==> v4 <==
Design ftdi_bridge, start of the top module:
module ftdi_bridge
#(
     parameter MODE             = "SYNC"
    ,parameter CLK_DIV          = 2
    ,parameter GP_OUTPUTS       = 32
    ,parameter GP_INPUTS        = 32
    ,parameter GPIO_ADDRESS     = 32'hf0000000
    ,parameter GP_IN_EVENT_MASK = 0
    ,parameter AXI_ID           = 0
)
(
     input           clk_i
    ,input           rst_i
    ,input           ftdi_rxf_i
    ,input           ftdi_txe_i
    ,input  [  7:0]  ftdi_data_in_i
    ,input           mem_awready_i
    ,input           mem_wready_i
    ,input           mem_bvalid_i
    ,input  [  1:0]  mem_bresp_i
    ,input  [  3:0]  mem_bid_i
    ,input           mem_arready_i
    ,input           mem_rvalid_i
    ,input  [ 31:0]  mem_rdata_i
    ,input  [  1:0]  mem_rresp_i
    ,input  [  3:0]  mem_rid_i
    ,input           mem_rlast_i
    ,input  [ 31:0]  gp_inputs_i
    ,output          ftdi_siwua_o
    ,output          ftdi_wrn_o
    ,output          ftdi_rdn_o
    ,output          ftdi_oen_o
    ,output [  7:0]  ftdi_data_out_o
    ,output          mem_awvalid_o
    ,output [ 31:0]  mem_awaddr_o
    ,output [  3:0]  mem_awid_o
    ,output [  7:0]  mem_awlen_o
    ,output [  1:0]  mem_awburst_o
    ,output          mem_wvalid_o
    ,output [ 31:0]  mem_wdata_o
    ,output [  3:0]  mem_wstrb_o
    ,output          mem_wlast_o
    ,output          mem_bready_o
    ,output          mem_arvalid_o
    ,output [ 31:0]  mem_araddr_o
    ,output [  3:0]  mem_arid_o
    ,output [  7:0]  mem_arlen_o
    ,output [  1:0]  mem_arburst_o
    ,output          mem_rready_o
    ,output [ 31:0]  gp_outputs_o
);
localparam CMD_NOP          = 4'd0;
localparam CMD_WR           = 4'd1;
localparam CMD_RD           = 4'd2;
localparam CMD_GP_WR        = 4'd3;
localparam CMD_GP_RD        = 4'd4;
localparam CMD_GP_RD_CLR    = 4'd5;
localparam CMD_STREAM_ON    = 4'd6;
localparam CMD_STREAM_OFF   = 4'd7;
localparam LEN_W            = 12;
localparam DATA_W           = 8;
localparam STATE_W          = 4;
localparam STATE_IDLE       = 4'd0;
localparam STATE_CMD        = 4'd1;
localparam STATE_LEN        = 4'd2;
localparam STATE_ADDR0      = 4'd3;
localparam STATE_ADDR1      = 4'd4;
localparam STATE_ADDR2      = 4'd5;
localparam STATE_ADDR3      = 4'd6;
localparam STATE_WRITE      = 4'd7;
  ...
Settings: LEC_CHECK=0, CAP_MARGIN=20, CORE_MARGIN=2, CORE_UTILIZATION=72, CTS_CLUSTER_DIAMETER=100, PLACE_DENSITY=0.35, SLEW_MARGIN=20; clock period 7.25 ns.
run.sh (not shown) runs the stock make flow with config.mk's settings and CLKGATE_MAP_FILE=.
==> inputs of v25, as changes to v4 <==
CORE_UTILIZATION = 70   (was 72)
CTS_CLUSTER_DIAMETER = unset   (was 100)
CTS_CLUSTER_SIZE = 57   (was unset)
PLACE_DENSITY = unset   (was 0.35)
SETUP_SLACK_MARGIN = -0.23   (was unset)
==> flow/constraint.sdc (replaced) <==
create_clock -name core_clock -period 3.02 [get_ports {clk_i}]
set_input_delay 0.6040 -clock core_clock [delete_from_list [all_inputs] [get_ports {clk_i}]]
set_output_delay 0.6040 -clock core_clock [all_outputs]
set_load 0.01 [all_outputs]
==> results <==
Outcome: v4 failed layout checks; v25 failed layout checks
Layout check failures: v4 capacitance limit, slew limit; v25 setup timing
Tightest Pin Transition: v4 1.590 ns; v25 1.159 ns
Clock-cell share of area: v4 0.06625; v25 0.05977
Proportion of cell area occupied by registers: v4 0.6197; v25 0.5535
Power dissipated by switching net loads: v4 8.758 mW; v25 25.91 mW
Combinational cell area excluding buffers and inverters: v4 13640 sq um; v25 14850 sq um
Min-Delay Endpoint: v4 data_q[17]; v25 genblk1.u_sync.u_fifo_in.ram_q[62][2]
Total of plain and repair buffers excluding clock buffers: v4 374; v25 1010
1st-iter DRT viols: v4 8393; v25 10870
Total non-filler cell area in the finished layout: v4 58490 sq um; v25 65500 sq um
Layout Utilization: v4 0.8324; v25 0.9008
Non-clock buffer share of cell area: v4 0.05722; v25 0.1384
Number of antenna violations at the first check in global routing: v4 12; v25 30
Critical path arrival: v4 6.12 ns; v25 4.52 ns
Startpoint of the lowest-slack hold path: v4 gp_in_q[17]; v25 ftdi_data_in_i[2]
Comb power frac: v4 0.320; v25 0.427
Max IR drop VDD: v4 0.4108 mV; v25 1.422 mV
Placed cell areas: v4 54430 sq um; v25 59570 sq um
Max power group: v4 registers; v25 combinational logic
# clk buffers: v4 154; v25 141
Logic depth of the worst setup path including buffers: v4 12; v25 14
Required time of the critical path: v4 7.86 ns; v25 3.61 ns
Setup clock skew after layout: v4 0.06382 ns; v25 0.05505 ns
Pwr per Cell Area: v4 396.3 nW/um^2; v25 1009 nW/um^2
Minimum clock period after layout: v4 5.504 ns; v25 3.933 ns
Critical path's most frequent cell: v4 sky130_fd_sc_hd__buf_4; v25 sky130_fd_sc_hd__buf_6
Overall via count from detail_route: v4 39320; v25 45160
Power figures rest on the tool's default switching activity, not on a simulated workload.
